==> inputs of run H <==
==> flow/design.v (excerpt) <==
module breakout(
    input  clk,
    input  rst,
    input  rota,
    input  rotb,
    input  de,
    output red,
    output green,
    output blue,
    output hsync,
    output vsync
    );
export LEC_CHECK = 0
export ABC_AREA = 0
export CAP_MARGIN = 20
export CORE_ASPECT_RATIO = 0.5
export CORE_MARGIN = 2
export CORE_UTILIZATION = 31
export CTS_CLUSTER_DIAMETER = 99
export CTS_CLUSTER_SIZE = 93
export GPL_ROUTABILITY_DRIVEN = 1
export GPL_TIMING_DRIVEN = 1
export PLACE_DENSITY_LB_ADDON = 0.06
export SETUP_SLACK_MARGIN = 1.39
export SLEW_MARGIN = 25
create_clock -name core_clock -period 18.1 [get_ports {clk}]
run.sh (not shown) runs the stock make flow with config.mk's settings and CLKGATE_MAP_FILE=.
==> inputs of run Z, as changes to run H <==
- ABC_AREA: 0 -> 1
- CORE_ASPECT_RATIO: 0.5 -> unset
- CORE_UTILIZATION: 31 -> 72
- CTS_CLUSTER_DIAMETER: 99 -> unset
- CTS_CLUSTER_SIZE: 93 -> unset
- GPL_ROUTABILITY_DRIVEN: 1 -> unset
- GPL_TIMING_DRIVEN: 1 -> unset
- PLACE_DENSITY_LB_ADDON: 0.06 -> unset
- SETUP_SLACK_MARGIN: 1.39 -> 2.08
- SLEW_MARGIN: 25 -> 20
==> flow/constraint.sdc (replaced) <==
create_clock -name core_clock -period 9.0 [get_ports {clk}]
set_input_delay 1.8000 -clock core_clock [delete_from_list [all_inputs] [get_ports {clk}]]
set_output_delay 1.8000 -clock core_clock [all_outputs]
set_load 0.01 [all_outputs]
==> inputs of run P, as changes to run H <==
- CORE_ASPECT_RATIO: 0.5 -> unset
- CORE_UTILIZATION: 31 -> 71
- CTS_CLUSTER_DIAMETER: 99 -> 256
- CTS_CLUSTER_SIZE: 93 -> 72
- HOLD_SLACK_MARGIN: unset -> 0.3
- PLACE_DENSITY_LB_ADDON: 0.06 -> 0.25
==> flow/constraint.sdc (replaced) <==
create_clock -name core_clock -period 8.71 [get_ports {clk}]
set_input_delay 1.7420 -clock core_clock [delete_from_list [all_inputs] [get_ports {clk}]]
set_output_delay 1.7420 -clock core_clock [all_outputs]
set_load 0.01 [all_outputs]
==> inputs of run K, as changes to run H <==
- ABC_AREA: 0 -> unset
- CORE_ASPECT_RATIO: 0.5 -> unset
- CORE_UTILIZATION: 31 -> 24
- CTS_CLUSTER_DIAMETER: 99 -> unset
- CTS_CLUSTER_SIZE: 93 -> unset
- GPL_ROUTABILITY_DRIVEN: 1 -> unset
- GPL_TIMING_DRIVEN: 1 -> unset
- PLACE_DENSITY_LB_ADDON: 0.06 -> unset
- SETUP_SLACK_MARGIN: 1.39 -> unset
- SLEW_MARGIN: 25 -> 20
==> flow/constraint.sdc (replaced) <==
create_clock -name core_clock -period 57.6 [get_ports {clk}]
set_input_delay 11.5200 -clock core_clock [delete_from_list [all_inputs] [get_ports {clk}]]
set_output_delay 11.5200 -clock core_clock [all_outputs]
set_load 0.01 [all_outputs]
==> results <==
Result of the run: run K no timing/DRC/antenna violations; run Z no timing/DRC/antenna violations; run H no timing/DRC/antenna violations; run P no timing/DRC/antenna violations
Drt wl/cell: run K 15.8 µm; run Z 16.2 µm; run H 18.7 µm; run P 19.6 µm
Register area share after synthesis: run K 0.337; run Z 0.298; run H 0.337; run P 0.337
Tally of non-filler cells in the final layout: run K 1917; run Z 2068; run H 1795; run P 1504
Via count: run K 9730; run Z 12400; run H 9712; run P 10200
Wire length on met2: run K 14000 µm; run Z 15600 µm; run H 14500 µm; run P 13700 µm
Power in combinational cells: run K 0.0000155 W; run Z -; run H 0.0000503 W; run P -
Number of cell instances on the worst register-to-register path: run K 18; run Z 16; run H 14; run P 18
Vertical die size: run K 219 µm; run Z 136 µm; run H 138 µm; run P 129 µm
DIE WIDTH: run K 219 µm; run Z 136 µm; run H 271 µm; run P 129 µm
Total power after layout: run K 0.000264 W; run Z 0.00175 W; run H 0.000853 W; run P 0.00174 W
Share of power burned in combinational logic: run K 0.059; run Z 0.070; run H 0.059; run P 0.059
Most numerous cell in the Yosys netlist: run K dfxtp_1; run Z nand2_1; run H dfxtp_1; run P dfxtp_1
Share of cell area taken by multi-input logic gates: run K 0.558; run Z 0.579; run H 0.565; run P 0.582
Adder-cell area share of the yosys netlist: run K 0.119; run Z 0.106; run H 0.119; run P 0.119
Period utilisation layout: run K 0.290; run Z 0.653; run H 0.504; run P 0.799

---

==> inputs of 02-11 <==
Starting RTL as in the previous note.
export LEC_CHECK = 0
export ABC_AREA = 0
export CAP_MARGIN = 20
export CORE_MARGIN = 2
export CORE_UTILIZATION = 71
export CTS_CLUSTER_DIAMETER = 256
export CTS_CLUSTER_SIZE = 54
export GPL_ROUTABILITY_DRIVEN = 1
export GPL_TIMING_DRIVEN = 1
export PLACE_DENSITY_LB_ADDON = 0.25
export SETUP_SLACK_MARGIN = 1.39
export SLEW_MARGIN = 25
create_clock -name core_clock -period 11.2 [get_ports {clk}]
==> 09-09: changes against 02-11 <==
ABC_AREA = 1   (was 0)
CORE_UTILIZATION = 72   (was 71)
CTS_CLUSTER_DIAMETER = 99   (was 256)
CTS_CLUSTER_SIZE = 16   (was 54)
PLACE_DENSITY_LB_ADDON = 0.19   (was 0.25)
SETUP_SLACK_MARGIN = 1.98   (was 1.39)
==> flow/constraint.sdc (replaced) <==
create_clock -name core_clock -period 7.37 [get_ports {clk}]
set_input_delay 1.4740 -clock core_clock [delete_from_list [all_inputs] [get_ports {clk}]]
set_output_delay 1.4740 -clock core_clock [all_outputs]
set_load 0.01 [all_outputs]
==> comparison <==
- 09-09 completed without violations. 02-11 completed without violations.
- Between 09-09 and 02-11, the lower design area is in 02-11 (gap 12%, measured against 02-11).
- Worst hold slack: 09-09 is better than 02-11 (0.0099 ns).
- Global-route usage: 09-09 is higher than 02-11 (1.8 points).
- Synthesized area: 09-09 is higher than 02-11 (13%).
- Against 02-11, the critical path depth of 09-09 is higher by 1.

---

==> run D <==
breakout again, from the RTL that the note above started with.
Design breakout, start of the top module:
module breakout(
    input  clk,
    input  rst,
    input  rota,
    input  rotb,
    input  de,
    output red,
    output green,
    output blue,
    output hsync,
    output vsync
    );
wire [9:0] xpos;
wire [9:0] ypos;
signal_generator signal_generator_inst(clk, rst, hsync, vsync, xpos, ypos);
game game_inst(clk, rst, xpos, ypos, ~rota, ~rotb, ~de, red, green, blue);
endmodule
clock: 40.0 ns
lec_check: 0
cap_margin: 20
core_aspect_ratio: 1.99
core_margin: 2
core_utilization: 56
cts_cluster_diameter: 391
cts_cluster_size: 48
place_density: 0.35
slew_margin: 35
==> run C (differences from run D) <==
==> flow/config.mk (replaced) <==
export PLATFORM = sky130hd
export DESIGN_NAME = breakout
export DESIGN_NICKNAME = breakout
export VERILOG_FILES = /design/flow/design.v
export SDC_FILE = /design/flow/constraint.sdc
export NUM_CORES = 4
export LEC_CHECK = 0
export CAP_MARGIN = 35
export CELL_PAD_IN_SITES_DETAIL_PLACEMENT = 2
export CELL_PAD_IN_SITES_GLOBAL_PLACEMENT = 3
export CORE_ASPECT_RATIO = 0.89
export CORE_MARGIN = 3
export CORE_UTILIZATION = 18
export MIN_ROUTING_LAYER = met2
export PLACE_DENSITY_LB_ADDON = 0.09
export SLEW_MARGIN = 5
==> run X (differences from run D) <==
==> flow/config.mk (replaced) <==
export PLATFORM = sky130hd
export DESIGN_NAME = breakout
export DESIGN_NICKNAME = breakout
export VERILOG_FILES = /design/flow/design.v
export SDC_FILE = /design/flow/constraint.sdc
export NUM_CORES = 4
export LEC_CHECK = 0
export CAP_MARGIN = 20
export CORE_MARGIN = 2
export CORE_UTILIZATION = 40
export SLEW_MARGIN = 20
==> flow/constraint.sdc (replaced) <==
create_clock -name core_clock -period 13.3 [get_ports {clk}]
set_input_delay 2.6600 -clock core_clock [delete_from_list [all_inputs] [get_ports {clk}]]
set_output_delay 2.6600 -clock core_clock [all_outputs]
set_load 0.01 [all_outputs]
==> summary of the runs <==
Run C finished with timing, DRC and antenna clean. Run D finished with timing, DRC and antenna clean. Run X completed with no timing, DRC or antenna violations.
In synthesized cell count, run X and run C do not differ.
In sequential power, run X is at 3.0 times the value of run D.
Non-clock buffer count: run X < run D < run C.
The lowest setup slack belongs to run X, the highest to run D.
No activity file was given, so power comes from the tool's default toggle rates.
